$ cat run.sh
#!/bin/bash
# the make line also repeats each setting of config.mk as NAME=value (left out here)
make -C /OpenROAD-flow-scripts/flow DESIGN_CONFIG=/design/flow/config.mk WORK_HOME=/design/flow/orfs CLKGATE_MAP_FILE= finish
$ cat config.mk
export PLATFORM = sky130hd
export DESIGN_NAME = fbindct_8bit
export DESIGN_NICKNAME = fbindct_8bit
export VERILOG_FILES = /design/flow/design.v
export SDC_FILE = /design/flow/constraint.sdc
export NUM_CORES = 4
export LEC_CHECK = 0
export ABC_AREA = 1
export CAP_MARGIN = 30
export CELL_PAD_IN_SITES_DETAIL_PLACEMENT = 1
export CORE_MARGIN = 4
export CORE_UTILIZATION = 17
export CTS_CLUSTER_SIZE = 78
export HOLD_SLACK_MARGIN = 0.02
export MAX_ROUTING_LAYER = met5
export PLACE_DENSITY = 0.43
export SETUP_SLACK_MARGIN = -0.53
export SLEW_MARGIN = 20
$ cat constraint.sdc
create_clock -name core_clock -period 6.46 [get_ports {clk}]
set_input_delay 1.2920 -clock core_clock [delete_from_list [all_inputs] [get_ports {clk}]]
set_output_delay 1.2920 -clock core_clock [all_outputs]
set_load 0.01 [all_outputs]
$ cat design.v
`timescale 1ns / 1ps
module fbindct_8bit #(
  parameter IN_WIDTH = 8,                                  
  parameter INT_BITS = 6,                                  
  parameter FRAC_BITS = 6,                                 
  parameter INTER_WIDTH = IN_WIDTH + INT_BITS + FRAC_BITS, 
  parameter OUT_WIDTH = 20                                 
)(
  input                                        clk,
  input                                        rst,
  input signed [8*IN_WIDTH-1:0]                x_in,         
  input                                        ready_in,     
  input                                        load,         
  output                                       valid_out,    
  output signed [8*OUT_WIDTH-1:0]              y_out         
);
parameter [1:0] IDLE = 2'b00;
parameter [1:0] WAIT = 2'b01;
parameter [1:0] SEND = 2'b10;
reg [1:0] state;
parameter [1:0] STAGE1 = 2'b00;
parameter [1:0] STAGE2 = 2'b01;
parameter [1:0] STAGE3 = 2'b10;
parameter [1:0] STAGE4 = 2'b11;
reg [1:0] stage;
reg signed [IN_WIDTH-1:0] x_reg_0, x_reg_1, x_reg_2, x_reg_3, x_reg_4, x_reg_5, x_reg_6, x_reg_7;
reg done;
assign valid_out = done;
always @(posedge clk) begin : state_machine
  if (rst) begin
    state <= IDLE;
    stage <= STAGE1;
    done <= 1'b0;
    x_reg_0 <= 0;
    x_reg_1 <= 0;
    x_reg_2 <= 0;
    x_reg_3 <= 0;
    x_reg_4 <= 0;
    x_reg_5 <= 0;
    x_reg_6 <= 0;
    x_reg_7 <= 0;
  end else begin
    case (state)
      IDLE: begin
        if(load) begin
          x_reg_0 <= x_in[1*IN_WIDTH-1:0*IN_WIDTH];
          x_reg_1 <= x_in[2*IN_WIDTH-1:1*IN_WIDTH];
          x_reg_2 <= x_in[3*IN_WIDTH-1:2*IN_WIDTH];
          x_reg_3 <= x_in[4*IN_WIDTH-1:3*IN_WIDTH];
          x_reg_4 <= x_in[5*IN_WIDTH-1:4*IN_WIDTH];
          x_reg_5 <= x_in[6*IN_WIDTH-1:5*IN_WIDTH];
          x_reg_6 <= x_in[7*IN_WIDTH-1:6*IN_WIDTH];
          x_reg_7 <= x_in[8*IN_WIDTH-1:7*IN_WIDTH];
          state <= WAIT;
        end
      end
      WAIT: begin
        case (stage)
          STAGE1: begin 
            stage <= STAGE2;
            done <= 1'b0;
          end
          STAGE2: stage <= STAGE3;
          STAGE3: stage <= STAGE4;
          STAGE4: begin 
            state <= SEND;
            stage <= STAGE1;
            done <= 1'b1;
          end
          default : begin 
            stage <= STAGE1;
          end
        endcase
      end
      SEND: begin
        if(ready_in) begin
          state <= IDLE;
          done <= 1'b0;
        end
      end
      default: state <= IDLE;
    endcase
  end
end
reg signed [INTER_WIDTH-1:0] a_reg_0, a_reg_1, a_reg_2, a_reg_3, a_reg_4, a_reg_5, a_reg_6, a_reg_7;
wire signed [INTER_WIDTH-1:0] a_wire_0, a_wire_1, a_wire_2, a_wire_3, a_wire_4, a_wire_5, a_wire_6, a_wire_7;
assign a_wire_0 = (x_reg_0 + x_reg_7) << FRAC_BITS;
assign a_wire_1 = (x_reg_1 + x_reg_6) << FRAC_BITS;
assign a_wire_2 = (x_reg_2 + x_reg_5) << FRAC_BITS;
assign a_wire_3 = (x_reg_3 + x_reg_4) << FRAC_BITS;
assign a_wire_4 = (x_reg_3 - x_reg_4) << FRAC_BITS;
assign a_wire_5 = (x_reg_2 - x_reg_5) << FRAC_BITS;
assign a_wire_6 = (x_reg_1 - x_reg_6) << FRAC_BITS;
assign a_wire_7 = (x_reg_0 - x_reg_7) << FRAC_BITS;
always @(posedge clk) begin : stage1
  if(rst) begin
    a_reg_0 <= 0;
    a_reg_1 <= 0;
    a_reg_2 <= 0;
    a_reg_3 <= 0;
    a_reg_4 <= 0;
    a_reg_5 <= 0;
    a_reg_6 <= 0;
    a_reg_7 <= 0;
  end else if(stage == STAGE1) begin
    a_reg_0 <= a_wire_0;
    a_reg_1 <= a_wire_1;
    a_reg_2 <= a_wire_2;
    a_reg_3 <= a_wire_3;
    a_reg_4 <= a_wire_4;
    a_reg_5 <= a_wire_5;
    a_reg_6 <= a_wire_6;
    a_reg_7 <= a_wire_7;
  end
end
reg signed [INTER_WIDTH-1:0] b_reg_0, b_reg_1;
wire signed [INTER_WIDTH-1:0] b_wire_0, b_wire_1;
assign b_wire_0 = (a_reg_5>>>2) + (a_reg_5>>>3) + a_reg_6;             
assign b_wire_1 = (b_wire_0>>>1) + (b_wire_0>>>3) - a_reg_5;           
always @(posedge clk) begin : stage2
  if(rst) begin
    b_reg_0 <= 0;
    b_reg_1 <= 0;
  end else if(stage == STAGE2) begin
    b_reg_0 <= b_wire_0;
    b_reg_1 <= b_wire_1;
  end
end
reg signed [INTER_WIDTH-1:0] c_reg_0, c_reg_1, c_reg_2, c_reg_3, c_reg_4, c_reg_5, c_reg_6, c_reg_7;
wire signed [INTER_WIDTH-1:0] c_wire_0, c_wire_1, c_wire_2, c_wire_3, c_wire_4, c_wire_5, c_wire_6, c_wire_7;
assign c_wire_0 = a_reg_0 + a_reg_3;
assign c_wire_1 = a_reg_2 + a_reg_1;
assign c_wire_2 = a_reg_1 - a_reg_2;
assign c_wire_3 = a_reg_0 - a_reg_3;
assign c_wire_4 = a_reg_4 + b_reg_1;
assign c_wire_5 = a_reg_4 - b_reg_1;
assign c_wire_6 = a_reg_7 - b_reg_0;
assign c_wire_7 = b_reg_0 + a_reg_7;
always @(posedge clk) begin : stage3 
  if(rst) begin
    c_reg_0 <= 0;
    c_reg_1 <= 0;
    c_reg_2 <= 0;
    c_reg_3 <= 0;
    c_reg_4 <= 0;
    c_reg_5 <= 0;
    c_reg_6 <= 0;
    c_reg_7 <= 0;
  end else if(stage == STAGE3) begin
    c_reg_0 <= c_wire_0;
    c_reg_1 <= c_wire_1;
    c_reg_2 <= c_wire_2;
    c_reg_3 <= c_wire_3;
    c_reg_4 <= c_wire_4;
    c_reg_5 <= c_wire_5;
    c_reg_6 <= c_wire_6;
    c_reg_7 <= c_wire_7;
  end
end
reg signed [INTER_WIDTH-1:0] d_reg_0, d_reg_1, d_reg_2, d_reg_3, d_reg_4, d_reg_5, d_reg_6;
wire signed [INTER_WIDTH-1:0] d_wire_0, d_wire_1, d_wire_2, d_wire_3, d_wire_4, d_wire_5, d_wire_6;
assign d_wire_0 = c_reg_0 + c_reg_1;                                          
assign d_wire_1 = (d_wire_0>>>1) - c_reg_1;                                   
assign d_wire_2 = c_reg_2 - ((c_reg_3>>>2) + (c_reg_3>>>3));                 
assign d_wire_3 = c_reg_3 + (d_wire_2>>>2) + (d_wire_2>>>3);                 
assign d_wire_4 = c_reg_4 - (c_reg_7>>>3);                                    
assign d_wire_5 = c_reg_5 + (c_reg_6>>>1) + (c_reg_6>>>2) + (c_reg_6>>>3);  
assign d_wire_6 = c_reg_6 - (d_wire_5>>>1);                                   
always @(posedge clk) begin : stage4 
  if(rst) begin
    d_reg_0 <= 0;
    d_reg_1 <= 0;
    d_reg_2 <= 0;
    d_reg_3 <= 0;
    d_reg_4 <= 0;
    d_reg_5 <= 0;
    d_reg_6 <= 0;
  end else if(stage == STAGE4) begin
    d_reg_0 <= d_wire_0;
    d_reg_1 <= d_wire_1;
    d_reg_2 <= d_wire_2;
    d_reg_3 <= d_wire_3;
    d_reg_4 <= d_wire_4;
    d_reg_5 <= d_wire_5;
    d_reg_6 <= d_wire_6;
  end
end
reg [INTER_WIDTH-1:0] c_reg7_delay;
always @(posedge clk) begin : delay_c_reg
  if (rst) begin
    c_reg7_delay <= 1'b0;
  end else begin
    c_reg7_delay <= c_reg_7;
  end
end
assign y_out[1*OUT_WIDTH-1:0*OUT_WIDTH] = d_reg_0;
assign y_out[2*OUT_WIDTH-1:1*OUT_WIDTH] = c_reg7_delay;
assign y_out[3*OUT_WIDTH-1:2*OUT_WIDTH] = d_reg_3;
assign y_out[4*OUT_WIDTH-1:3*OUT_WIDTH] = d_reg_6;
assign y_out[5*OUT_WIDTH-1:4*OUT_WIDTH] = d_reg_1;
assign y_out[6*OUT_WIDTH-1:5*OUT_WIDTH] = d_reg_5;
assign y_out[7*OUT_WIDTH-1:6*OUT_WIDTH] = d_reg_2;
assign y_out[8*OUT_WIDTH-1:7*OUT_WIDTH] = d_reg_4;
endmodule
==> results of run 1 <==
## metrics by stage
stage | instances | utilization | instance area, um2
finish | 6741 | 0.2082 | 37100
global route | 6741 | 0.2082 | 37100
CTS | 6738 | 0.2081 | 37090
floorplan | 4224 | - | 30530
detailed placement | 6627 | 0.1961 | 34960
global placement | 6626 | 0.1961 | 34950
## cell type report
cell class | instances | area [um2] | share of cell area
multi-input cells | 2841 | 18150 | 0.4893
flip-flops and latches | 435 | 8715 | 0.2349
well taps | 2355 | 2947 | 0.07942
inverters | 770 | 2898 | 0.07811
repair buffers | 226 | 2246 | 0.06054
clock buffers | 80 | 1667 | 0.04492
clock inverters | 31 | 466.7 | 0.01258
diodes | 3 | 7.507 | 0.0002024
## layer usage
metal	track usage	vias up
li1	-	13720
met1	0.1579	12710
met2	0.1919	307
met3	0.01642	104
met4	0.02907	0
met5	0	-
==> run summary, run 1 <==
flow finished, numbers: Top delay family on crit path=adder cells, OpenROAD warnings=113, core area=0.1782 mm2, CTS H-tree depth=2, CTS Buf Count=between 50 and 60, clock sink count=between 400 and 500, Post-synth ARST share=0, Power, Total=between 0.01 and 0.015 W, clock group share of total power=0.246, Synth top cell by count=inv_1, register share after synthesis=0.2859, Reg2Reg Depth=25, Syn Area/Cell=7.244 um2, hold path depth=2, I/O Buffers=between 200 and 250, dpl ws=1.453 ns, Critical Path End=d_reg_3[17]$_SDFFE_PP0P_, DR WL/cell=around 16 um, Root Buffer=clkbuf_16, fp_density=0.1709, internal power=around 0.008 W, EDFF count, synth=0, # DRC=0, Slew Viols, Final=0, largest power group=combinational logic, highest metal used=met4, synth unique cells=between 50 and 60, P_seq=0.00311 W, clk latency late pin=0.67 ns, XOR Share, Synth=0.06469, Max VDD drop=0.3256 mV, # Cells Yosys=4205, top fanout value on the critical path=5, top comb family, area=AND-OR/OR-AND gates, Area leader share=0.2859, post-DP HPWL=89.94 mm, LEAKAGE=17.90 nW, Reg clk slew, reported paths=around 0.06 ns, dominant cell type by area after synthesis=dfxtp_1, Compound-Gate Fraction of Synth Area=0.1919, Vias/cell=3.981, CP Buf/Inv Count=5, Simple-Gate Area Share=0.1525, routed wire length=110.6 mm, met3 WL=between 3 and 4 mm, pwr dens=~390 mW/mm2, drt pass-1 iters=5, worst min-delay path class=flip-flop to flip-flop, maxcap violations=0, FF-to-FF Start=c_reg_1[6]$_SDFFE_PP0P_, worst hold start=b_reg_0[19]$_SDFFE_PP0P_, 1st-iter DRT viols=between 1000 and 1500, Synth mux share=0, Critical Path RT=around 7 ns, post-cts hold buffer count=0, worst slew pin tran=approximately 0.92 ns, post-CTS resize count=0, status=finished clean, Netlist Area Pre-Place=approximately 0.030 mm2, CP startpoint=c_reg_1[6]$_SDFFE_PP0P_, Setup TNS=0 ns, Layout fillers=between 20000 and 25000, switching pwr=0.006749 W, Met1 Wirelength=between 50 and 60 mm, data arrival time of the worst path=roughly 5.5 ns, Slew headroom=0.3882, Reg power frac=0.214, P_comb=0.00787 W, Die Height=around 430 um, Row Count=around 160, Clock net power=about 0.0036 W, Die Width=about 430 um, CTS tree=built, vias in the first global route=approximately 27000, Area Overhead vs Synth=21.78%, period utilization=0.7639, via count=~27000, total gr overflow=0, Final WS setup=between 1.5 and 2 ns, worst-case hold path end point=b_reg_0[19]$_SDFFE_PP0P_, gate count of the mapped netlist=~4200, WL met2=between 50 and 60 mm, Worst path most repeated cell=inv_1, post-synthesis register bit count=approximately 440, Routability Congestion=0.8543, Synth warnings=1, RSZ-0062 raised after global routing=false, FMAX=202.6 MHz, startpoint class of the critical path=flip-flop, GRT Total Usage=0.1158, Top area cell types=dfxtp_1 29%, ha_1 13%, inv_1 9.4%, initial antenna violation count=3, fin nets=around 4800, Chip Footprint=0.1860 mm2, crit path max-delay cell type=fa_1, hold slack=about 0.47 ns, part of the power in combinational logic=0.540, num ports=roughly 230, post-synthesis adder-cell area fraction=0.1842, # setup viols final=0, yosys stat area=a little over 0.03 mm2, Clock Skews=~0.063 ns, ANT nets after route=0, Worst Setup Path Type=flip-flop to flip-flop, final hold vios=0, dominant register cell=dfxtp_1, Reg-to-Reg End=d_reg_3[17]$_SDFFE_PP0P_, maximum root-to-sink buffer count=3, sw frac=0.4635, first-pass GRT wire length=around 170 mm, CP Capture Type=flip-flop, largest net degree at the start of global routing=around 150, synth cell count leaders=764 x inv_1, 466 x nand2_1, 462 x nor2_1, postcts setup bufs=0, minimum clock period=just under 5 ns, R2R setup slack=about 1.5 ns, CP peak stage delay=approximately 0.53 ns, critical path depth=25
==> run 2, diff against run 1 <==
ABC_AREA = not set   (was 1)
CAP_MARGIN = 20   (was 30)
CELL_PAD_IN_SITES_DETAIL_PLACEMENT = not set   (was 1)
CORE_MARGIN = 2   (was 4)
CORE_UTILIZATION = 72   (was 17)
CTS_CLUSTER_SIZE = 42   (was 78)
HOLD_SLACK_MARGIN = not set   (was 0.02)
MAX_ROUTING_LAYER = not set   (was met5)
PLACE_DENSITY = 0.79   (was 0.43)
SETUP_SLACK_MARGIN = not set   (was -0.53)
clock period = 5.07 ns   (was 6.46 ns; I/O delays follow)
==> run summary, run 2 <==
flow finished, numbers: # DRC=0 (unchanged), worst-path cell chain=fa_1 -> fa_2 -> fa_2 -> a211oi_2 -> o21bai_2 -> a21oi_2 -> xor2_2 -> ha_1 -> a21o_1 -> a21oi_2 -> nor3b_4 -> a21oi_2 -> maj3_2 -> maj3_2 -> o32a_1 -> o211ai_2 -> o211ai_2 -> maj3_2 -> a2111o_1 -> o221ai_2, CTS Buf Count=46 (-22%), fin nets=4152 (-13%), maxcap violations=0 (unchanged), FMAX=188.7 MHz (-6.9%), CTS tree=built, Top delay family on crit path=adder cells, synth unique cells=74 (+35%), largest net degree at the start of global routing=111 (-26%), CTS H-tree depth=2 (unchanged), core area=0.03946 mm2 (-78%), clk latency late pin=0.61 ns (-0.06 ns), Die Width=203.4 um (-53%), Synth top cell by count=nor2_1, I/O Buffers=208 (unchanged), Synth warnings=1 (unchanged), Power, Total=0.01697 W (+17%), Routability Congestion=0.9399 (+10%), via count=26080 (-2.8%), sw frac=0.4217 (-0.04178), worst slew pin tran=0.9762 ns (+0.05844 ns), dominant cell type by area after synthesis=dfxtp_1, initial antenna violation count=1 (-2), Syn Area/Cell=8.306 um2 (+15%), drt pass-1 iters=6 (+1), largest power group=combinational logic, WL met2=39.86 mm (-21%), Worst Setup Path Type=flip-flop to flip-flop, worst min-delay path class=flip-flop to flip-flop, Synth mux share=0.04197 (+0.04197), dpl ws=-0.3422 ns (-1.795 ns), LEAKAGE=14.37 nW (-20%), 1st-iter DRT viols=2580 (+110%), met3 WL=6.449 mm (+93%), Slew Viols, Final=0 (unchanged), Area leader share=0.3043 (+0.01840), Max VDD drop=0.5564 mV (+71%), part of the power in combinational logic=0.566 (+0.026), P_seq=0.00393 W (+26%), Vias/cell=6.139 (+54%), CP Buf/Inv Count=0 (-5), clock sink count=435 (unchanged), worst-case hold path end point=d_reg_4[14]$_SDFFE_PP0P_, highest metal used=met5, Chip Footprint=0.04136 mm2 (-78%), CP peak stage delay=0.54 ns (about the same), status=failed layout checks, Final WS setup=-0.2299 ns (-1.755 ns), GRT Total Usage=0.3814 (+0.2656), pwr dens=501.8 mW/mm2 (+28%), fp_density=0.7254 (+0.5544), CP Capture Type=flip-flop, ANT nets after route=0 (unchanged), OpenROAD warnings=117 (+3.5%), dominant register cell=dfxtp_1, yosys stat area=0.02862 mm2 (-6.0%), switching pwr=0.007155 W (+6.0%), CP startpoint=c_reg_6[4]$_SDFFE_PP0P_, FF-to-FF Start=c_reg_6[4]$_SDFFE_PP0P_, maximum root-to-sink buffer count=3 (unchanged), DR WL/cell=20.05 um (+22%), Reg power frac=0.232 (+0.018), minimum clock period=5.300 ns (+0.3649 ns), final hold vios=0 (unchanged), post-synthesis register bit count=435 (unchanged), Root Buffer=clkbuf_16, register share after synthesis=0.3043 (+0.01840), crit path max-delay cell type=fa_1, Reg clk slew, reported paths=0.06 ns (about the same), startpoint class of the critical path=flip-flop, first-pass GRT wire length=127.1 mm (-24%), data arrival time of the worst path=5.81 ns (+0.31 ns), internal power=0.009814 W (+26%), XOR Share, Synth=0.06981 (+0.005125), Row Count=73 (-53%), layout check faults=negative setup slack, R2R setup slack=-0.23 ns (-1.75 ns), worst hold start=d_reg_4[14]$_SDFFE_PP0P_, Post-synth ARST share=0 (unchanged), RSZ-0062 raised after global routing=true, Reg2Reg Depth=20 (-20%), vias in the first global route=24900 (-9.0%), Clock Skews=0.03109 ns (-0.03211 ns), Netlist Area Pre-Place=0.02862 mm2 (-6.0%), EDFF count, synth=0 (unchanged), # Cells Yosys=3446 (-18%), period utilization=1.045 (+0.2814), Compound-Gate Fraction of Synth Area=0.1721 (-0.01979), top comb family, area=adder cells, critical path depth=20 (-20%), gate count of the mapped netlist=3446 (-18%), post-synthesis adder-cell area fraction=0.1983 (+0.01408), number of diodes=0 (-3), Reg-to-Reg End=d_reg_6[19]$_SDFFE_PP0P_, hold path depth=2 (unchanged), routed wire length=85.15 mm (-23%), Critical Path RT=5.58 ns (-1.45 ns), Met1 Wirelength=33.98 mm (-37%), num ports=229 (unchanged), Die Height=203.4 um (-53%), # setup viols final=10 (+10), Setup TNS=-1.045 ns (-1.045 ns), Slew headroom=0.3485 (-0.03968), synth cell count leaders=506 x nor2_1, 435 x dfxtp_1, 372 x inv_1, top fanout value on the critical path=4 (-1), Clock net power=0.00343 W (-4%), Critical Path End=d_reg_6[19]$_SDFFE_PP0P_, Simple-Gate Area Share=0.1390 (-0.01349), Top area cell types=dfxtp_1 30%, ha_1 13%, nor2_1 6.6%, Area Overhead vs Synth=18.16%, clock group share of total power=0.202 (-0.044), total gr overflow=0 (unchanged), post-DP HPWL=58.84 mm (-35%), P_comb=0.00960 W (+22%)
==> run 2: layer usage <==
layer  GRT usage  vias up
met5           0        -
met4      0.1770        2
met3     0.04890      356
met2      0.6446     1398
met1      0.4867    12380
li1            -    11950
==> run 2: metrics by stage <==
stage          instances  instance area [um2]  utilization  hold WS, ns
2_1_floorplan       3465                28730            -       0.4305
3_3_place_gp        4140                31640       0.8018       0.4456
4_1_cts             4226                33290       0.8437       0.4572
3_5_place_dp        4140                31640       0.8018       0.4416
5_1_grt             4248                33820       0.8571       0.4643
6_report            4248                33820       0.8571       0.4605
==> run 2: area by class of cell <==
class / instances / area [um2]
clock buffer: 66 / 1328
clock inverter: 16 / 183.9
fill: 2149 / 5640
inverter: 373 / 1400
multi-input combinational: 2485 / 18350
sequential: 435 / 8730
tap: 525 / 656.9
timing repair buffer: 348 / 3171
==> run 2: repair_timing <==
action / 4_1_cts / 5_1_grt
endpoints found under the setup margin: 13 / 19
setup buffers: 4 / 22
pin swaps: 17 / 52
gates resized: 31 / 82
hold buffers: 0 / 0
==> run 3, diff against run 2 <==
CORE_UTILIZATION = 66   (was 72)
CTS_CLUSTER_DIAMETER = 139   (was not set)
CTS_CLUSTER_SIZE = not set   (was 42)
MAX_ROUTING_LAYER = met4   (was not set)
PLACE_DENSITY = not set   (was 0.79)
clock period = 4.43 ns   (was 5.07 ns; I/O delays follow)
==> run summary, run 3 <==
flow finished, numbers: XOR Share, Synth=0.06981 (unchanged), largest power group=combinational logic, worst slew pin tran=1.060 ns (+0.08374 ns), Reg power frac=0.192 (-0.040), Critical Path End=d_reg_6[19]$_SDFFE_PP0P_, Final WS setup=-0.9023 ns (-0.6724 ns), Syn Area/Cell=8.306 um2 (unchanged), part of the power in combinational logic=0.629 (+0.063), post-cts hold buffer count=0 (unchanged), internal power=0.01354 W (+38%), critical path depth=20 (unchanged), Simple-Gate Area Share=0.1390 (unchanged), worst min-delay path class=flip-flop to flip-flop, via count=26300 (+0.86%), LEAKAGE=15.38 nW (+7.0%), post-synthesis register bit count=435 (unchanged), Slew headroom=0.2934 (-0.05511), CTS tree=built, CP Buf/Inv Count=0 (unchanged), top comb family, area=adder cells, status=failed layout checks, R2R setup slack=-0.90 ns (-0.67 ns), P_seq=0.00449 W (+14%), Area after DPL=0.03322 mm2 (+5.0%), core area=0.04298 mm2 (+8.9%), Netlist Area Pre-Place=0.02862 mm2 (unchanged), vias in the first global route=25390 (+2.0%), FF-to-FF Start=c_reg_5[2]$_SDFFE_PP0P_, Worst Setup Path Type=flip-flop to flip-flop, OpenROAD warnings=116 (-0.85%), Routability Congestion=0.9797 (+4.2%), switching pwr=0.009856 W (+38%), number of diodes=0 (unchanged), clock sink count=435 (unchanged), Die Height=212.2 um (+4.4%), crit path max-delay cell type=fa_1, top fanout value on the critical path=3 (-1), Die Width=212.2 um (+4.4%), hold path depth=1 (-1), routed wire length=88.94 mm (+4.4%), hold slack=0.4642 ns (+0.003753 ns), Reg-to-Reg End=d_reg_6[19]$_SDFFE_PP0P_, dominant register cell=dfxtp_1, total gr overflow=0 (unchanged), clock group share of total power=0.179 (-0.023), ANT nets after route=0 (unchanged), CP Capture Type=flip-flop, Root Buffer=clkbuf_16, Area leader share=0.3043 (unchanged), Chip Footprint=0.04505 mm2 (+8.9%), FMAX=187.5 MHz (-0.61%), EDFF count, synth=0 (unchanged), Synth warnings=1 (unchanged), Reg2Reg Depth=20 (unchanged), yosys stat area=0.02862 mm2 (unchanged), minimum clock period=5.332 ns (+0.03237 ns), # DRC=0 (unchanged), sw frac=0.4212 (-0.0004381), Synth mux share=0.04197 (unchanged), fp_density=0.6659 (-0.05946), layout check faults=negative setup slack, 1st-iter DRT viols=2431 (-5.8%), DR WL/cell=19.80 um (-1.2%), Clock Skews=0.02444 ns (-0.006647 ns), CP peak stage delay=0.56 ns (+0.02 ns), worst hold start=c_reg_7[4]$_SDFFE_PP0P_, # Cells Yosys=3446 (unchanged), CTS H-tree depth=2 (unchanged), initial antenna violation count=0 (-1), first-pass GRT wire length=130.0 mm (+2.3%), gate count of the mapped netlist=3446 (unchanged), CTS Buf Count=48 (+4.3%), post-synthesis adder-cell area fraction=0.1983 (unchanged), final instance area=0.03595 mm2 (+6.3%), startpoint class of the critical path=flip-flop, worst-case hold path end point=c_reg7_delay[4]$_SDFF_PP0_, final hold vios=0 (unchanged), dominant cell type by area after synthesis=dfxtp_1, P_comb=0.0147 W (+53%), fin nets=4332 (+4.3%), I/O Buffers=208 (unchanged), Area Overhead vs Synth=25.61%, data arrival time of the worst path=5.85 ns (+0.04 ns), RSZ-0062 raised after global routing=true, Synth top cell by count=nor2_1, period utilization=1.204 (+0.1583), Compound-Gate Fraction of Synth Area=0.1721 (unchanged), clk latency late pin=0.61 ns (about the same), GRT Total Usage=0.3713 (-0.01005), # setup viols final=26 (+16), CP startpoint=c_reg_5[2]$_SDFFE_PP0P_, maximum root-to-sink buffer count=3 (unchanged), maxcap violations=0 (unchanged), Vias/cell=5.857 (-4.6%), Row Count=76 (+4.1%), synth cell count leaders=506 x nor2_1, 435 x dfxtp_1, 372 x inv_1, Clock net power=0.00419 W (+22%), worst-path cell chain=fa_1 -> fa_2 -> fa_2 -> a211oi_2 -> o21bai_2 -> a21oi_2 -> xor2_2 -> ha_1 -> a21o_1 -> a21oi_2 -> nor3b_4 -> a21oi_2 -> maj3_2 -> maj3_2 -> o32a_1 -> o211ai_2 -> o211ai_2 -> maj3_2 -> a2111o_1 -> o221ai_1, synth unique cells=74 (unchanged), Top delay family on crit path=adder cells, largest net degree at the start of global routing=178 (+60%), register share after synthesis=0.3043 (unchanged), drt pass-1 iters=6 (unchanged), Reg clk slew, reported paths=0.06 ns (about the same), Slew Viols, Final=0 (unchanged), Critical Path RT=4.95 ns (-0.63 ns), num ports=229 (unchanged), Top area cell types=dfxtp_1 30%, ha_1 13%, nor2_1 6.6%, post-DP HPWL=60.49 mm (+2.8%), Post-synth ARST share=0 (unchanged), Max VDD drop=0.8802 mV (+58%), pwr dens=650.8 mW/mm2 (+30%)
-- run 3: layer usage --
metal  part of all wire  vias up  wire length, um  GRT usage
met5                  0        -                0          -
met4              0.052        0             4659     0.1604
met3              0.075      346             6648    0.05155
met2               0.47     1171            41830     0.6162
met1               0.40    12480            35800     0.4538
li1                   -    12310                -          -
-- run 3: metrics by stage --
stage / setup TNS (ns) / setup WS (ns) / power, W / std cells / utilization
final: -11.46 / -0.9023 / 0.02340 / 4491 / 0.8364
after global routing: -16.16 / -1.155 / 0.02441 / 4491 / 0.8364
after CTS: -5.804 / -0.8042 / 0.02090 / 4482 / 0.8247
after detailed placement: -10.48 / -1.054 / 0.01567 / 4367 / 0.7729
after global placement: -7.595 / -0.9172 / 0.01520 / 4367 / 0.7729
after floorplan: -2.177 / -0.6623 / 0.01173 / 3465 / -
-- run 3: repair_timing --
| action | in CTS | in global routing |
|---|---|---|
| endpoints found under the setup margin | 27 | 31 |
| cloned | 0 | 0 |
| hold endpoints to repair | 0 | 0 |
| buffers inserted | 29 | 18 |
| pin swaps | 106 | 72 |
| resized | 95 | 87 |
-- run 3: final cells by class --
type | count | area [um2]
repair buffers | 526 | 4526
clock buffers | 70 | 1404
inverters | 373 | 1410
multi-input cells | 2485 | 18910
clock inverters | 17 | 230.2
well taps | 585 | 732.0
fillers | 2562 | 7030
flip-flops and latches | 435 | 8742
==> run 4, diff against run 3 <==
CTS_CLUSTER_DIAMETER = not set   (was 139)
CTS_CLUSTER_SIZE = 98   (was not set)
MAX_ROUTING_LAYER = not set   (was met4)
clock period = 8.66 ns   (was 4.43 ns; I/O delays follow)
==> run summary, run 4 <==
flow finished, numbers: status=finished clean, switching pwr=0.003642 W (-63%), Synth top cell by count=nor2_1, Reg2Reg Depth=22 (+10%), Max VDD drop=0.3679 mV (-58%), synth unique cells=74 (unchanged), maximum root-to-sink buffer count=3 (unchanged), XOR Share, Synth=0.06981 (unchanged), crit path max-delay cell type=dfxtp_1, met2 usage=0.5235 (-0.09271), num ports=229 (unchanged), Syn Area/Cell=8.306 um2 (unchanged), OpenROAD warnings=115 (-0.86%), minimum clock period=6.150 ns (+0.8178 ns), clock group share of total power=0.258 (+0.079), largest power group=combinational logic, Post-synth ARST share=0 (unchanged), met1 Use GR=0.4454 (-0.008355), CP Buf/Inv Count=2 (+2), register share after synthesis=0.3043 (unchanged), FF-to-FF Start=c_reg_6[4]$_SDFFE_PP0P_, Slew headroom=0.3233 (+0.02994), dominant cell type by area after synthesis=dfxtp_1, routing usage on met3=0.04490 (-0.006647), worst-path cell chain=inv_1 -> fa_1 -> fa_1 -> inv_1 -> ha_1 -> a211oi_1 -> o21bai_2 -> a21oi_1 -> xor2_1 -> ha_1 -> a21o_1 -> a21oi_1 -> nor3b_1 -> a21oi_1 -> maj3_2 -> maj3_2 -> o32a_1 -> o211ai_2 -> o211ai_2 -> maj3_2 -> a2111o_1 -> o221ai_1, busiest grt layer=met2, RSZ-0062 raised after global routing=false, CP Capture Type=flip-flop, DR WL/cell=17.50 um (-12%), sw frac=0.3967 (-0.02456), clk latency late pin=0.60 ns (about the same), Routability Congestion=0.9289 (-5.2%), maxcap violations=0 (unchanged), period utilization=0.7102 (-0.4935), post-synthesis adder-cell area fraction=0.1983 (unchanged), Simple-Gate Area Share=0.1390 (unchanged), LEAKAGE=13.80 nW (-10%), fin nets=4026 (-7.1%), CTS H-tree depth=2 (unchanged), first-pass GRT wire length=115.9 mm (-11%), EDFF count, synth=0 (unchanged), dominant register cell=dfxtp_1, gate count of the mapped netlist=3446 (unchanged), vias in the first global route=22460 (-12%), post-cts hold buffer count=0 (unchanged), P_comb=0.00451 W (-69%), post-DP HPWL=56.18 mm (-7.1%), CP peak stage delay=0.51 ns (-0.05 ns), Clock net power=0.00237 W (-43%), worst hold start=c_reg_7[13]$_SDFFE_PP0P_, via count=23700 (-9.9%), largest net degree at the start of global routing=136 (-24%), Reg clk slew, reported paths=0.06 ns (about the same), startpoint class of the critical path=flip-flop, Chip Footprint=0.04505 mm2 (unchanged), # Cells Yosys=3446 (unchanged), Die Height=212.2 um (unchanged), Slew Viols, Final=0 (unchanged), Row Count=76 (unchanged), internal power=0.005540 W (-59%), post-CTS resize count=0 (-100%), worst min-delay path class=flip-flop to flip-flop, FMAX=162.6 MHz (-13%), # setup viols final=0 (-100%), total gr overflow=0 (unchanged), critical path depth=22 (+10%), # DRC=0 (unchanged), Critical Path End=d_reg_6[19]$_SDFFE_PP0P_, R2R setup slack=2.51 ns (+3.41 ns), Compound-Gate Fraction of Synth Area=0.1721 (unchanged), fp_density=0.6659 (unchanged), CP startpoint=c_reg_6[4]$_SDFFE_PP0P_, Setup TNS=0 ns (+11.46 ns), Area Overhead vs Synth=14.38%, hold path depth=2 (+1), Clock Skews=0.01798 ns (-0.006460 ns), Critical Path RT=9.17 ns (+4.22 ns), core area=0.04298 mm2 (unchanged), worst slew pin tran=1.015 ns (-0.04491 ns), number of diodes=0 (unchanged), part of the power in combinational logic=0.491 (-0.138), synth cell count leaders=506 x nor2_1, 435 x dfxtp_1, 372 x inv_1, Synth mux share=0.04197 (unchanged), Die Width=212.2 um (unchanged), Top delay family on crit path=adder cells, data arrival time of the worst path=6.66 ns (+0.81 ns), top comb family, area=adder cells, Netlist Area Pre-Place=0.02862 mm2 (unchanged), P_seq=0.00231 W (-49%), worst-case hold path end point=c_reg7_delay[13]$_SDFF_PP0_, clock sink count=435 (unchanged), ANT nets after route=0 (unchanged), top fanout value on the critical path=7 (+4), Area leader share=0.3043 (unchanged), pwr dens=280.5 mW/mm2 (-57%), Root Buffer=clkbuf_16, Top area cell types=dfxtp_1 30%, ha_1 13%, nor2_1 6.6%, Reg-to-Reg End=d_reg_6[19]$_SDFFE_PP0P_, drt pass-1 iters=8 (+2), routed wire length=73.28 mm (-18%), post-synthesis register bit count=435 (unchanged), initial antenna violation count=0 (unchanged), Synth warnings=1 (unchanged), yosys stat area=0.02862 mm2 (unchanged), Worst Setup Path Type=flip-flop to flip-flop, Reg power frac=0.251 (+0.059), I/O Buffers=208 (unchanged), GRT Total Usage=0.3216 (-0.04975), CTS tree=built, CTS Buf Count=48 (unchanged), 1st-iter DRT viols=1565 (-36%), final hold vios=0 (unchanged), postcts setup bufs=0 (-100%), Vias/cell=5.660 (-3.4%), Post-Route Utilization=0.7616 (-0.07478)
==> run 4: area by class of cell <==
class | count | area, um2
multi-input combinational | 2485 | 17860
fill | 3250 | 10240
sequential | 435 | 8720
timing repair buffer | 220 | 2190
clock buffer | 68 | 1419
inverter | 373 | 1400
tap | 585 | 732.0
clock inverter | 21 | 415.4
==> run 4: metal layers <==
metal	share of wire	wire, um	up-vias
li1	-	-	11710
met2	0.45	33250	691
met3	0.059	4354	136
met4	0.027	1973	0
met5	0	0	-
met1	0.46	33710	11170
==> run 4: through the flow <==
step,instance area [um2],setup WS [ns],instances,total power [W],hold WS (ns)
4_1_cts,32740,2.517,4187,0.009152,0.4643
3_3_place_gp,30900,2.697,4098,0.006588,0.4409
5_1_grt,32740,2.124,4187,0.009785,0.4765
6_report,32740,2.510,4187,0.009182,0.4614
3_5_place_dp,30900,2.557,4098,0.006761,0.4471
2_1_floorplan,28690,3.127,3465,0.005757,0.4305
==> run 5, diff against run 4 <==
ABC_AREA = 1   (was not set)
CAP_MARGIN = 30   (was 20)
CELL_PAD_IN_SITES_DETAIL_PLACEMENT = 0   (was not set)
CORE_UTILIZATION = 72   (was 66)
CTS_CLUSTER_SIZE = 78   (was 98)
HOLD_SLACK_MARGIN = 0.28   (was not set)
MAX_ROUTING_LAYER = met5   (was not set)
PLACE_DENSITY_LB_ADDON = 0.16   (was not set)
SETUP_SLACK_MARGIN = 0.04   (was not set)
clock period = 5.06 ns   (was 8.66 ns; I/O delays follow)
==> run summary, run 5 <==
flow finished, numbers: status=finished clean, top fanout value on the critical path=5 (-2), Chip Footprint=0.04397 mm2 (-2.4%), CP startpoint=a_reg_1[6]$_SDFFE_PP0P_, Synth mux share=0 (-0.04197), largest net degree at the start of global routing=99 (-27%), I/O Buffers=208 (unchanged), critical path depth=25 (+14%), gate count of the mapped netlist=4205 (+22%), # Cells Yosys=4205 (+22%), initial antenna violation count=0 (unchanged), EDFF count, synth=0 (unchanged), period utilization=0.9441 (+0.2340), crit path max-delay cell type=fa_1, R2R setup slack=0.28 ns (-2.23 ns), switching pwr=0.008036 W (+120%), pwr dens=503.7 mW/mm2 (+80%), Final WS setup=0.2827 ns (-2.227 ns), worst min-delay path class=flip-flop to flip-flop, Synth top cell by count=inv_1, Compound-Gate Fraction of Synth Area=0.1919 (+0.01979), Simple-Gate Area Share=0.1525 (+0.01349), post-synthesis register bit count=435 (unchanged), top comb family, area=AND-OR/OR-AND gates, DP Cell Count=4812 (+17%), number of diodes=0 (unchanged), Die Width=209.7 um (-1.2%), vias in the first global route=25840 (+15%), Critical Path End=b_reg_1[18]$_SDFFE_PP0P_, Slew headroom=0.3942 (+0.07085), post-synthesis adder-cell area fraction=0.1842 (-0.01408), Top area cell types=dfxtp_1 29%, ha_1 13%, inv_1 9.4%, clock group share of total power=0.208 (-0.050), Syn Area/Cell=7.244 um2 (-13%), Synth warnings=1 (unchanged), hold path depth=2 (unchanged), Worst path most repeated cell=inv_1, fp_density=0.7279 (+0.06196), Root Buffer=clkbuf_16, Routability Congestion=0.9487 (+2.1%), dominant register cell=dfxtp_1, first-pass GRT wire length=131.7 mm (+14%), Clock net power=0.00361 W (+52%), register area=0.008720 mm2 (unchanged), Area leader share=0.2859 (-0.01840), Reg power frac=0.228 (-0.023), yosys stat area=0.03046 mm2 (+6.4%), Reg2Reg Depth=25 (+14%), part of the power in combinational logic=0.564 (+0.073), dpl ws=0.1586 ns (-2.398 ns), core area=0.04185 mm2 (-2.6%), synth cell count leaders=764 x inv_1, 466 x nand2_1, 462 x nor2_1, ANT nets after route=0 (unchanged), Die Height=209.7 um (-1.2%), Worst Setup Path Type=flip-flop to flip-flop, dominant cell type by area after synthesis=dfxtp_1, total gr overflow=0 (unchanged), Post-synth ARST share=0 (unchanged), data arrival time of the worst path=5.31 ns (-1.35 ns), 1st-iter DRT viols=2634 (+68%), Reg clk slew, reported paths=0.07 ns (about the same), post-cts hold buffer count=0 (unchanged), LEAKAGE=17.77 nW (+29%), Max VDD drop=0.5026 mV (+37%), CTS H-tree depth=2 (unchanged), XOR Share, Synth=0.06469 (-0.005125), sw frac=0.4618 (+0.06517), OpenROAD warnings=110 (-4.3%), register share after synthesis=0.2859 (-0.01840), Power, Total=0.01740 W (+90%), startpoint class of the critical path=flip-flop, Layout fillers=2867 (-12%), clock sink count=435 (unchanged), P_seq=0.00397 W (+72%), GRT Total Usage=0.3716 (+0.05005), Row Count=75 (-1.3%), Setup TNS=0 ns (unchanged), CP Buf/Inv Count=6 (+4), FMAX=209.3 MHz (+29%), CTS tree=built, P_comb=0.00982 W (+120%), non-filler instance count after layout=4906 (+17%), maxcap violations=0 (unchanged), Reg-to-Reg End=b_reg_1[18]$_SDFFE_PP0P_, RSZ-0062 raised after global routing=true, Slew Viols, Final=0 (unchanged), # setup viols final=0 (unchanged), worst hold start=c_reg_7[4]$_SDFFE_PP0P_, fin nets=4792 (+19%), FF-to-FF Start=a_reg_1[6]$_SDFFE_PP0P_, worst-case hold path end point=c_reg7_delay[4]$_SDFF_PP0_, clk latency late pin=0.60 ns (about the same), Netlist Area Pre-Place=0.03046 mm2 (+6.4%), Critical Path RT=5.60 ns (-3.57 ns), Area Overhead vs Synth=13.40%, post-DP HPWL=62.50 mm (+11%), combinational gate area=0.01829 mm2 (+2.4%), internal power=0.009364 W (+69%), Top delay family on crit path=adder cells, drt pass-1 iters=6 (-2), CTS Buf Count=46 (-4.2%), largest power group=combinational logic, synth unique cells=55 (-26%), DR WL/cell=17.10 um (-2.3%), worst slew pin tran=0.9088 ns (-0.1063 ns), final hold vios=0 (unchanged), # DRC=0 (unchanged), minimum clock period=4.777 ns (-1.373 ns), via count=27850 (+18%), routed wire length=83.87 mm (+14%), Vias/cell=5.677 (+0.31%), num ports=229 (unchanged), CP peak stage delay=0.54 ns (+0.03 ns), maximum root-to-sink buffer count=3 (unchanged), CP Capture Type=flip-flop, Clock Skews=0.01703 ns (-0.0009495 ns)
==> run 5: final cells by class <==
cell class,instances,share of cell area
Multi-Input combinational cell,2841,0.5296
Sequential cell,435,0.2524
Inverter,770,0.08378
Timing Repair Buffer,235,0.06791
Clock buffer,62,0.03854
Tap cell,539,0.01952
Clock inverter,24,0.008258
==> run 5: what timing repair did <==
| item | CTS | global route |
|---|---|---|
| setup buffers | 0 | 6 |
| pin swaps | 0 | 7 |
| gates resized | 1 | 34 |
| endpoints found under the setup margin | 1 | 9 |
==> run 5: stage by stage <==
stage / utilization / cell area (um2) / hold slack, ns
after detailed placement: 0.7810 / 32690 / 0.4228
after floorplan: - / 30530 / 0.3994
after global placement: 0.7805 / 32670 / 0.4407
after CTS: 0.8197 / 34310 / 0.4329
after global routing: 0.8254 / 34540 / 0.4599
final: 0.8254 / 34540 / 0.4453
==> run 5: routing by layer <==
layer	track usage	wire length, um	vias up
li1	-	-	13690
met1	0.4905	35620	12870
met2	0.6252	38860	1110
met3	0.05417	6253	175
met4	0.1277	3128	0
met5	0	0	-
==> run 6, diff against run 5 <==
ABC_AREA = not set   (was 1)
CAP_MARGIN = 20   (was 30)
CELL_PAD_IN_SITES_DETAIL_PLACEMENT = not set   (was 0)
CORE_UTILIZATION = 9   (was 72)
CTS_CLUSTER_SIZE = not set   (was 78)
HOLD_SLACK_MARGIN = not set   (was 0.28)
MAX_ROUTING_LAYER = not set   (was met5)
PLACE_DENSITY_LB_ADDON = not set   (was 0.16)
SETUP_SLACK_MARGIN = not set   (was 0.04)
clock period = 12.7 ns   (was 5.06 ns; I/O delays follow)
==> run summary, run 6 <==
flow finished, numbers: Slew headroom=0.3624 (-0.03174), sw frac=0.3979 (-0.06389), non-filler instance count after layout=7797 (+59%), Critical Path RT=13.24 ns (+7.64 ns), post-synthesis adder-cell area fraction=0.1983 (+0.01408), Synth top cell by count=nor2_1, final instance area=0.03735 mm2 (+8.1%), Routability Congestion=0.8042 (-15%), Chip Footprint=0.3225 mm2 (+630%), Top area cell types=dfxtp_1 30%, ha_1 13%, nor2_1 6.6%, internal power=0.003775 W (-60%), synth unique cells=74 (+35%), Post-synth ARST share=0 (unchanged), num ports=229 (unchanged), CTS H-tree depth=2 (unchanged), Area leader share=0.3043 (+0.01840), status=finished clean, Reg clk slew, reported paths=0.06 ns (about the same), worst hold start=d_reg_4[8]$_SDFFE_PP0P_, yosys stat area=0.02862 mm2 (-6.0%), post-DP HPWL=83.95 mm (+34%), hold path depth=2 (unchanged), postcts setup bufs=0 (unchanged), 1st-iter DRT viols=1300 (-51%), vias in the first global route=20590 (-20%), CP startpoint=c_reg_6[4]$_SDFFE_PP0P_, CTS Buf Count=53 (+15%), worst-path cell chain=inv_1 -> fa_1 -> fa_1 -> inv_1 -> ha_1 -> a211oi_1 -> o21bai_2 -> a21oi_1 -> xor2_1 -> ha_1 -> a21o_1 -> a21oi_1 -> nor3b_1 -> a21oi_1 -> maj3_2 -> maj3_2 -> o21a_1 -> o211ai_2 -> o211ai_2 -> maj3_2 -> a2111o_1 -> o221ai_1, # setup viols final=0 (unchanged), data arrival time of the worst path=6.57 ns (+1.26 ns), critical path depth=22 (-12%), Area Overhead vs Synth=30.49%, R2R setup slack=6.67 ns (+6.39 ns), via count=22630 (-19%), fp_density=0.09021 (-0.6377), final hold vios=0 (unchanged), minimum clock period=6.026 ns (+1.249 ns), Synth warnings=1 (unchanged), Vias/cell=2.902 (-49%), # Cells Yosys=3446 (-18%), dominant cell type by area after synthesis=dfxtp_1, RSZ-0062 raised after global routing=false, CP Buf/Inv Count=2 (-4), pwr dens=167.9 mW/mm2 (-67%), Reg2Reg Depth=22 (-12%), synth cell count leaders=506 x nor2_1, 435 x dfxtp_1, 372 x inv_1, Reg-to-Reg End=d_reg_6[19]$_SDFFE_PP0P_, CTS tree=built, EDFF count, synth=0 (unchanged), Clock net power=0.00166 W (-54%), Top delay family on crit path=adder cells, post-cts hold buffer count=0 (unchanged), clock sink count=435 (unchanged), register share after synthesis=0.3043 (+0.01840), Slew Viols, Final=0 (unchanged), crit path max-delay cell type=fa_1, fin nets=4033 (-16%), largest net degree at the start of global routing=144 (+45%), # DRC=0 (unchanged), maxcap violations=0 (unchanged), worst slew pin tran=0.9564 ns (+0.04761 ns), OpenROAD warnings=115 (+4.5%), DP Cell Count=7695 (+60%), Setup TNS=0 ns (unchanged), largest power group=combinational logic, first-pass GRT wire length=143.1 mm (+8.6%), Die Width=567.9 um (+170%), Root Buffer=clkbuf_16, part of the power in combinational logic=0.484 (-0.080), CP Capture Type=flip-flop, GRT Total Usage=0.06034 (-0.3113), dominant register cell=dfxtp_1, Netlist Area Pre-Place=0.02862 mm2 (-6.0%), Clock Skews=0.03150 ns (+0.01447 ns), Compound-Gate Fraction of Synth Area=0.1721 (-0.01979), routed wire length=100.8 mm (+20%), total gr overflow=0 (unchanged), Die Height=567.9 um (+170%), CP peak stage delay=0.51 ns (-0.03 ns), Row Count=207 (+180%), gate count of the mapped netlist=3446 (-18%), startpoint class of the critical path=flip-flop, XOR Share, Synth=0.06981 (+0.005125), clk latency late pin=0.63 ns (+0.03 ns), Critical Path End=d_reg_6[19]$_SDFFE_PP0P_, P_seq=0.00158 W (-60%), Synth mux share=0.04197 (+0.04197), post-synthesis register bit count=435 (unchanged), Syn Area/Cell=8.306 um2 (+15%), Max VDD drop=0.1540 mV (-69%), clock group share of total power=0.265 (+0.057), P_comb=0.00303 W (-69%), post-CTS resize count=0 (-1), top comb family, area=adder cells, I/O Buffers=208 (unchanged), initial antenna violation count=18 (+18), Worst Setup Path Type=flip-flop to flip-flop, DR WL/cell=12.92 um (-24%), drt pass-1 iters=5 (-1), Area after DPL=0.03541 mm2 (+8.3%), worst-case hold path end point=d_reg_4[8]$_SDFFE_PP0P_, LEAKAGE=13.85 nW (-22%), FMAX=165.9 MHz (-21%), top fanout value on the critical path=7 (+2), worst min-delay path class=flip-flop to flip-flop, FF-to-FF Start=c_reg_6[4]$_SDFFE_PP0P_, maximum root-to-sink buffer count=3 (unchanged), switching pwr=0.002495 W (-69%), ANT nets after route=0 (unchanged), Reg power frac=0.251 (+0.023), Simple-Gate Area Share=0.1390 (-0.01349), period utilization=0.4745 (-0.4696), core area=0.3173 mm2 (+660%)
run 6: per-stage QoR:
| stage | hold slack [ns] | worst slack, ns | power [W] | utilization |
|---|---|---|---|---|
| after global routing | 0.4786 | 6.295 | 0.006776 | 0.1177 |
| after detailed placement | 0.4517 | 6.657 | 0.004633 | 0.1116 |
| after floorplan | 0.4305 | 7.167 | 0.003926 | - |
| final | 0.4627 | 6.674 | 0.006270 | 0.1177 |
| after CTS | 0.4624 | 6.639 | 0.006334 | 0.1177 |
| after global placement | 0.4458 | 6.682 | 0.004607 | 0.1116 |
run 6: final cells by class:
cell class	count	area [um2]
tap	4180	5230
sequential	435	8720
timing repair buffer	222	2205
multi-input combinational	2485	17860
fill	36440	279900
inverter	373	1401
clock inverter	26	366.6
clock buffer	71	1556
antenna	5	12.51
run 6: routing by layer:
metal,global-route usage,up-vias,wire length (um)
met5,0,-,30
met2,0.08722,418,40640
met4,0.01072,6,1574
met3,0.01005,81,4177
met1,0.09243,10350,54330
li1,-,11770,-
==> run 7, diff against run 6 <==
ABC_AREA = 0   (was not set)
CORE_UTILIZATION = 20   (was 9)
CTS_CLUSTER_DIAMETER = 360   (was not set)
MAX_ROUTING_LAYER = met4   (was not set)
PLACE_DENSITY_LB_ADDON = 0.11   (was not set)
TNS_END_PERCENT = 40   (was not set)
clock period = 9.19 ns   (was 12.7 ns; I/O delays follow)
==> run summary, run 7 <==
flow finished, numbers: status=finished clean, Reg2Reg Depth=22 (unchanged), Slew headroom=0.3283 (-0.03416), Simple-Gate Area Share=0.1390 (unchanged), Top area cell types=dfxtp_1 30%, ha_1 13%, nor2_1 6.6%, Critical Path RT=9.79 ns (-3.45 ns), # setup viols final=0 (unchanged), dominant cell type by area after synthesis=dfxtp_1, via count=22560 (-0.30%), vias in the first global route=21910 (+6.4%), non-filler instance count after layout=5517 (-29%), Compound-Gate Fraction of Synth Area=0.1721 (unchanged), num ports=229 (unchanged), switching pwr=0.003651 W (+46%), Reg clk slew, reported paths=0.06 ns (about the same), initial antenna violation count=3 (-15), top fanout value on the critical path=7 (unchanged), largest power group=combinational logic, OpenROAD warnings=109 (-5.2%), 1st-iter DRT viols=1140 (-12%), postcts setup bufs=0 (unchanged), Top delay family on crit path=adder cells, Synth warnings=1 (unchanged), CP startpoint=c_reg_6[4]$_SDFFE_PP0P_, Critical Path End=d_reg_6[19]$_SDFFE_PP0P_, clk latency late pin=0.68 ns (+0.05 ns), GRT Total Usage=0.1275 (+0.06711), Die Height=382.3 um (-33%), minimum clock period=6.025 ns (-0.001500 ns), drt pass-1 iters=5 (unchanged), synth unique cells=74 (unchanged), post-cts hold buffer count=0 (unchanged), maxcap violations=0 (unchanged), CTS tree=built, CP Capture Type=flip-flop, DR WL/cell=16.73 um (+30%), first-pass GRT wire length=140.4 mm (-1.8%), Chip Footprint=0.1461 mm2 (-55%), ANT nets after route=0 (unchanged), critical path depth=22 (unchanged), Syn Area/Cell=8.306 um2 (unchanged), post-DP HPWL=72.64 mm (-13%), FMAX=166.0 MHz (about the same), crit path max-delay cell type=fa_1, post-synthesis register bit count=435 (unchanged), I/O Buffers=208 (unchanged), maximum root-to-sink buffer count=3 (unchanged), FF-to-FF Start=c_reg_6[4]$_SDFFE_PP0P_, Root Buffer=clkbuf_16, post-CTS resize count=0 (unchanged), startpoint class of the critical path=flip-flop, routed wire length=92.33 mm (-8.4%), # Cells Yosys=3446 (unchanged), clock group share of total power=0.269 (+0.004), pwr dens=255.9 mW/mm2 (+52%), top comb family, area=adder cells, clock sink count=435 (unchanged), Synth mux share=0.04197 (unchanged), LEAKAGE=13.89 nW (+0.28%), Die Width=382.3 um (-33%), combinational gate area=0.01786 mm2 (unchanged), CP peak stage delay=0.51 ns (about the same), Reg power frac=0.247 (-0.004), Post-synth ARST share=0 (unchanged), data arrival time of the worst path=6.62 ns (+0.05 ns), worst hold start=d_reg_4[8]$_SDFFE_PP0P_, # DRC=0 (unchanged), yosys stat area=0.02862 mm2 (unchanged), R2R setup slack=3.17 ns (-3.51 ns), Netlist Area Pre-Place=0.02862 mm2 (unchanged), hold path depth=2 (unchanged), period utilization=0.6556 (+0.1811), final instance area=0.03454 mm2 (-7.5%), CP Buf/Inv Count=2 (unchanged), final hold vios=0 (unchanged), dominant register cell=dfxtp_1, EDFF count, synth=0 (unchanged), XOR Share, Synth=0.06981 (unchanged), sw frac=0.4130 (+0.01510), Area after DPL=0.03255 mm2 (-8.1%), total gr overflow=0 (unchanged), part of the power in combinational logic=0.483 (about the same), Row Count=138 (-33%), Worst Setup Path Type=flip-flop to flip-flop, Routability Congestion=0.7691 (-4.4%), CTS H-tree depth=2 (unchanged), fin nets=4040 (+0.17%), Setup TNS=0 ns (unchanged), core area=0.1418 mm2 (-55%), worst-case hold path end point=d_reg_4[8]$_SDFFE_PP0P_, Layout fillers=15550 (-57%), Max VDD drop=0.1741 mV (+13%), P_seq=0.00219 W (+39%), RSZ-0062 raised after global routing=false, Vias/cell=4.089 (+41%), Slew Viols, Final=0 (unchanged), largest net degree at the start of global routing=90 (-38%), worst-path cell chain=inv_1 -> fa_1 -> fa_1 -> inv_1 -> ha_1 -> a211oi_1 -> o21bai_2 -> a21oi_1 -> xor2_1 -> ha_1 -> a21o_1 -> a21oi_1 -> nor3b_1 -> a21oi_1 -> maj3_2 -> maj3_2 -> o21a_1 -> o211ai_2 -> o211ai_2 -> maj3_2 -> a2111o_1 -> o221ai_1, fp_density=0.2019 (+0.1117), worst slew pin tran=1.008 ns (+0.05124 ns), Synth top cell by count=nor2_1, Area Overhead vs Synth=20.66%, gate count of the mapped netlist=3446 (unchanged), register share after synthesis=0.3043 (unchanged), Reg-to-Reg End=d_reg_6[19]$_SDFFE_PP0P_, Area leader share=0.3043 (unchanged), internal power=0.005188 W (+37%), Clock net power=0.00238 W (+43%), synth cell count leaders=506 x nor2_1, 435 x dfxtp_1, 372 x inv_1, post-synthesis adder-cell area fraction=0.1983 (unchanged), CTS Buf Count=58 (+9.4%), worst min-delay path class=flip-flop to flip-flop, Clock Skews=0.03365 ns (+0.002148 ns), register area=0.008720 mm2 (unchanged), DP Cell Count=5407 (-30%), P_comb=0.00427 W (+41%)
[run 7: final cells by class]
type,count,share of cell area
Multi-Input combinational cell,2485,0.5170
Sequential cell,435,0.2525
Tap cell,1890,0.06847
Timing Repair Buffer,224,0.06391
Clock buffer,77,0.04786
Inverter,373,0.04058
Clock inverter,32,0.009601
Antenna cell,1,0.00007246
[run 7: metrics by stage]
step / power [W] / utilization / setup slack [ns] / hold slack [ns]
after global placement: 0.006580 / 0.2296 / 3.218 / 0.4512
after detailed placement: 0.006566 / 0.2296 / 3.149 / 0.4587
final: 0.008838 / 0.2436 / 3.165 / 0.4650
after global routing: 0.009606 / 0.2436 / 2.737 / 0.4856
after floorplan: 0.005425 / - / 3.657 / 0.4305
after CTS: 0.009038 / 0.2436 / 3.107 / 0.4695
[run 7: routing by layer]
layer | wire length, um | track usage
met5 | 0 | -
met3 | 3049 | 0.01563
met2 | 36000 | 0.1745
met4 | 1362 | 0.02566
met1 | 51910 | 0.1961
==> run 8, diff against run 7 <==
CORE_UTILIZATION = 72   (was 20)
CTS_CLUSTER_DIAMETER = 376   (was 360)
CTS_CLUSTER_SIZE = 10   (was not set)
HOLD_SLACK_MARGIN = -0.08   (was not set)
MAX_ROUTING_LAYER = not set   (was met4)
PLACE_DENSITY_LB_ADDON = not set   (was 0.11)
TNS_END_PERCENT = 5   (was 40)
clock period = 5.7 ns   (was 9.19 ns; I/O delays follow)
==> run summary, run 8 <==
flow finished, numbers: CTS H-tree depth=2 (unchanged), Slew Viols, Final=0 (unchanged), XOR Share, Synth=0.06981 (unchanged), num ports=229 (unchanged), Clock net power=0.00276 W (+16%), R2R setup slack=0.18 ns (-2.99 ns), LEAKAGE=13.60 nW (-2.0%), Vias/cell=5.923 (+45%), maxcap violations=0 (unchanged), synth unique cells=74 (unchanged), CP Capture Type=flip-flop, via count=24320 (+7.8%), first-pass GRT wire length=119.2 mm (-15%), worst slew pin tran=1.074 ns (+0.06670 ns), CTS tree=built, clock group share of total power=0.207 (-0.062), switching pwr=0.005556 W (+52%), Area Overhead vs Synth=12.84%, Slew headroom=0.2838 (-0.04447), top comb family, area=adder cells, gate count of the mapped netlist=3446 (unchanged), period utilization=0.9685 (+0.3129), fp_density=0.7254 (+0.5235), CTS Buf Count=49 (-16%), worst min-delay path class=flip-flop to flip-flop, ANT nets after route=0 (unchanged), Synth warnings=1 (unchanged), 1st-iter DRT viols=1963 (+72%), Reg-to-Reg End=d_reg_6[19]$_SDFFE_PP0P_, Die Width=203.4 um (-47%), I/O Buffers=208 (unchanged), largest power group=combinational logic, OpenROAD warnings=121 (+11%), Row Count=73 (-47%), # setup viols final=0 (unchanged), Worst Setup Path Type=flip-flop to flip-flop, initial antenna violation count=1 (-2), Simple-Gate Area Share=0.1390 (unchanged), Synth top cell by count=nor2_1, Top delay family on crit path=adder cells, post-DP HPWL=56.41 mm (-22%), CP startpoint=c_reg_6[3]$_SDFFE_PP0P_, P_comb=0.00705 W (+65%), data arrival time of the worst path=6.02 ns (-0.60 ns), CP Buf/Inv Count=0 (-2), Critical Path End=d_reg_6[19]$_SDFFE_PP0P_, startpoint class of the critical path=flip-flop, synth cell count leaders=506 x nor2_1, 435 x dfxtp_1, 372 x inv_1, minimum clock period=5.520 ns (-0.5046 ns), largest net degree at the start of global routing=193 (+110%), clk latency late pin=0.61 ns (-0.07 ns), Root Buffer=clkbuf_16, Reg clk slew, reported paths=0.06 ns (about the same), Routability Congestion=0.9332 (+21%), dpl ws=-0.05236 ns (-3.201 ns), Reg power frac=0.262 (+0.015), Max VDD drop=0.5348 mV (+210%), pwr dens=411.9 mW/mm2 (+61%), internal power=0.007748 W (+49%), Final WS setup=0.1798 ns (-2.985 ns), CP peak stage delay=0.53 ns (+0.02 ns), top fanout value on the critical path=6 (-1), Critical Path RT=6.20 ns (-3.59 ns), post-cts hold buffer count=0 (unchanged), Clock Skews=0.03277 ns (-0.0008776 ns), Top area cell types=dfxtp_1 30%, ha_1 13%, nor2_1 6.6%, RSZ-0062 raised after global routing=true, Syn Area/Cell=8.306 um2 (unchanged), P_seq=0.00349 W (+59%), post-synthesis register bit count=435 (unchanged), drt pass-1 iters=6 (+1), fin nets=4039 (-0.025%), crit path max-delay cell type=fa_1, clock sink count=435 (unchanged), Reg2Reg Depth=20 (-9.1%), Compound-Gate Fraction of Synth Area=0.1721 (unchanged), yosys stat area=0.02862 mm2 (unchanged), core area=0.03946 mm2 (-72%), FF-to-FF Start=c_reg_6[3]$_SDFFE_PP0P_, sw frac=0.4176 (+0.004553), critical path depth=20 (-9.1%), EDFF count, synth=0 (unchanged), final hold vios=0 (unchanged), Die Height=203.4 um (-47%), worst hold start=c_reg_7[4]$_SDFFE_PP0P_, Chip Footprint=0.04136 mm2 (-72%), hold slack=0.4669 ns (+0.001840 ns), total gr overflow=0 (unchanged), Netlist Area Pre-Place=0.02862 mm2 (unchanged), worst-path cell chain=fa_1 -> fa_1 -> fa_2 -> a211oi_2 -> o21bai_2 -> a21oi_2 -> xor2_1 -> ha_1 -> a21o_1 -> a21oi_2 -> nor3b_4 -> a21oi_1 -> maj3_2 -> maj3_2 -> o21a_1 -> o211ai_2 -> o211ai_2 -> maj3_2 -> a2111o_1 -> o221ai_1, worst-case hold path end point=c_reg7_delay[4]$_SDFF_PP0_, FMAX=181.2 MHz (+9.1%), Area leader share=0.3043 (unchanged), Worst path most repeated cell=maj3_2, Synth mux share=0.04197 (unchanged), register share after synthesis=0.3043 (unchanged), routed wire length=74.78 mm (-19%), vias in the first global route=23470 (+7.1%), maximum root-to-sink buffer count=3 (unchanged), DR WL/cell=18.21 um (+8.8%), post-synthesis adder-cell area fraction=0.1983 (unchanged), part of the power in combinational logic=0.530 (+0.047), dominant cell type by area after synthesis=dfxtp_1, # DRC=0 (unchanged), status=finished clean, GRT Total Usage=0.3558 (+0.2284), hold path depth=1 (-1), # Cells Yosys=3446 (unchanged), dominant register cell=dfxtp_1, Post-synth ARST share=0 (unchanged)
## run 8: through the flow
step	setup TNS, ns	total power, W	std cells	utilization	instance area [um2]
finish	0	0.01330	4106	0.8185	32300
global route	-0.1411	0.01417	4105	0.8185	32290
global placement	0	0.009960	4045	0.7825	30870
floorplan	0	0.008747	3465	-	28690
CTS	0	0.01311	4101	0.8154	32170
detailed placement	-0.05236	0.01031	4045	0.7825	30870
## run 8: per-layer routing
layer / track usage / vias to the layer above / routed length [um]
li1: - / 11720 / -
met1: 0.4622 / 11590 / 31740
met2: 0.6135 / 858 / 35840
met3: 0.04410 / 152 / 4891
met4: 0.1207 / 0 / 2308
met5: 0 / - / 0
## run 8: timing repair
| item | in CTS | in global routing |
|---|---|---|
| resized | 1 | 25 |
| setup endpoints to repair | 1 | 9 |
| buffers inserted | 1 | 4 |
| pin swaps | 1 | 13 |
## run 8: cell type report
type,instances,area [um2]
Inverter,373,1400
Tap cell,525,656.9
Clock buffer,53,1262
Sequential cell,435,8726
Multi-Input combinational cell,2485,17950
Timing Repair Buffer,232,2280
Clock inverter,2,23.77
Fill cell,2612,7161
Antenna cell,1,2.502
==> run 9, diff against run 8 <==
ABC_AREA = not set   (was 0)
CORE_UTILIZATION = 38   (was 72)
CTS_CLUSTER_DIAMETER = not set   (was 376)
CTS_CLUSTER_SIZE = not set   (was 10)
HOLD_SLACK_MARGIN = not set   (was -0.08)
MAX_ROUTING_LAYER = met4   (was not set)
SETUP_SLACK_MARGIN = -0.99   (was not set)
TNS_END_PERCENT = 65   (was 5)
clock period = 10.0 ns   (was 5.7 ns; I/O delays follow)
==> run summary, run 9 <==
flow finished, numbers: post-synthesis adder-cell area fraction=0.1983 (unchanged), Synth warnings=1 (unchanged), routed wire length=71.82 mm (-4.0%), post-cts hold buffer count=0 (unchanged), synth cell count leaders=506 x nor2_1, 435 x dfxtp_1, 372 x inv_1, maximum root-to-sink buffer count=3 (unchanged), minimum clock period=6.066 ns (+0.5453 ns), dpl ws=3.962 ns (+4.014 ns), R2R setup slack=3.93 ns (+3.75 ns), EDFF count, synth=0 (unchanged), dominant register cell=dfxtp_1, Die Height=278.4 um (+37%), first-pass GRT wire length=113.6 mm (-4.8%), fp_density=0.3845 (-0.3409), yosys stat area=0.02862 mm2 (unchanged), Simple-Gate Area Share=0.1390 (unchanged), Critical Path RT=10.52 ns (+4.32 ns), initial antenna violation count=0 (-1), met2 usage=0.2726 (-0.3409), Routability Congestion=0.8672 (-7.1%), post-DP HPWL=56.01 mm (-0.71%), Chip Footprint=0.07753 mm2 (+87%), crit path max-delay cell type=fa_1, worst hold start=c_reg_7[4]$_SDFFE_PP0P_, CP peak stage delay=0.51 ns (-0.02 ns), I/O Buffers=208 (unchanged), Clock Skews=0.02256 ns (-0.01021 ns), Syn Area/Cell=8.306 um2 (unchanged), fin nets=4029 (-0.25%), busiest grt layer=met2, 1st-iter DRT viols=1093 (-44%), maxcap violations=0 (unchanged), critical path depth=22 (+10%), RSZ-0062 raised after global routing=false, Max VDD drop=0.1863 mV (-65%), hold path depth=1 (unchanged), P_comb=0.00378 W (-46%), # DRC=0 (unchanged), routing usage on met3=0.02409 (-0.02001), CP Buf/Inv Count=2 (+2), OpenROAD warnings=109 (-9.9%), top comb family, area=adder cells, post-CTS resize count=0 (-1), Row Count=100 (+37%), CP Capture Type=flip-flop, period utilization=0.6066 (-0.3619), GRT Total Usage=0.1866 (-0.1692), vias in the first global route=20700 (-12%), internal power=0.004668 W (-40%), worst-path cell chain=inv_1 -> fa_1 -> fa_1 -> inv_1 -> ha_1 -> a211oi_1 -> o21bai_2 -> a21oi_1 -> xor2_1 -> ha_1 -> a21o_1 -> a21oi_1 -> nor3b_1 -> a21oi_1 -> maj3_2 -> maj3_2 -> o21a_1 -> o211ai_2 -> o211ai_2 -> maj3_2 -> a2111o_1 -> o221ai_1, largest net degree at the start of global routing=84 (-56%), # Cells Yosys=3446 (unchanged), Post-synth ARST share=0 (unchanged), Final WS setup=3.934 ns (+3.755 ns), ANT nets after route=0 (unchanged), Synth mux share=0.04197 (unchanged), Slew Viols, Final=0 (unchanged), Top area cell types=dfxtp_1 30%, ha_1 13%, nor2_1 6.6%, total gr overflow=0 (unchanged), clock group share of total power=0.254 (+0.047), Compound-Gate Fraction of Synth Area=0.1721 (unchanged), Setup TNS=0 ns (unchanged), gate count of the mapped netlist=3446 (unchanged), postcts setup bufs=0 (-1), dominant cell type by area after synthesis=dfxtp_1, Reg clk slew, reported paths=0.06 ns (about the same), largest power group=combinational logic, # setup viols final=0 (unchanged), P_seq=0.00200 W (-43%), FF-to-FF Start=c_reg_6[4]$_SDFFE_PP0P_, core area=0.07445 mm2 (+89%), Power, Total=0.007734 W (-42%), Slew headroom=0.3038 (+0.02001), number of diodes=0 (-1), final hold vios=0 (unchanged), DR WL/cell=15.70 um (-14%), CTS H-tree depth=2 (unchanged), Root Buffer=clkbuf_16, Reg-to-Reg End=d_reg_6[19]$_SDFFE_PP0P_, Reg2Reg Depth=22 (+10%), data arrival time of the worst path=6.59 ns (+0.57 ns), sw frac=0.3964 (-0.02123), XOR Share, Synth=0.06981 (unchanged), CTS Buf Count=50 (+2.0%), Vias/cell=4.896 (-17%), worst-case hold path end point=c_reg7_delay[4]$_SDFF_PP0_, worst slew pin tran=1.044 ns (-0.03002 ns), met1 Use GR=0.2704 (-0.1919), CTS tree=built, via count=22410 (-7.9%), Top delay family on crit path=adder cells, num ports=229 (unchanged), Critical Path End=d_reg_6[19]$_SDFFE_PP0P_, top fanout value on the critical path=7 (+1), startpoint class of the critical path=flip-flop, post-synthesis register bit count=435 (unchanged), switching pwr=0.003065 W (-45%), synth unique cells=74 (unchanged), Netlist Area Pre-Place=0.02862 mm2 (unchanged), pwr dens=233.3 mW/mm2 (-43%), drt pass-1 iters=5 (-1), Area Overhead vs Synth=15.80%, register share after synthesis=0.3043 (unchanged), clock sink count=435 (unchanged), worst min-delay path class=flip-flop to flip-flop, FMAX=164.9 MHz (-9.0%), status=finished clean, part of the power in combinational logic=0.488 (-0.042), Synth top cell by count=nor2_1, Reg power frac=0.258 (-0.004), CP startpoint=c_reg_6[4]$_SDFFE_PP0P_, Worst Setup Path Type=flip-flop to flip-flop, clk latency late pin=0.60 ns (about the same), Area leader share=0.3043 (unchanged), LEAKAGE=13.77 nW (+1.2%), Die Width=278.4 um (+37%), Clock net power=0.00196 W (-29%)
-- run 9: final cells by class --
class | instances | area, um2
flip-flops and latches | 435 | 8720
fillers | 7424 | 41300
repair buffers | 221 | 2185
well taps | 969 | 1212
clock buffers | 65 | 1440
multi-input cells | 2485 | 17860
clock inverters | 28 | 330.3
inverters | 373 | 1400
-- run 9: stage by stage --
step | hold WS, ns | area (um2) | instances | util
global placement | 0.4489 | 31370 | 4483 | 0.4214
detailed placement | 0.4577 | 31370 | 4483 | 0.4214
finish | 0.4652 | 33140 | 4576 | 0.4452
CTS | 0.4649 | 33140 | 4576 | 0.4452
global route | 0.4827 | 33140 | 4576 | 0.4452
floorplan | 0.4305 | 28690 | 3465 | -
-- run 9: routing by layer --
layer  up-vias  part of all wire
met5         -                 0
met4         0             0.022
met3        88             0.042
met2       425              0.42
met1     10180              0.52
li1      11710                 -
Power and IR drop assume default switching activity.
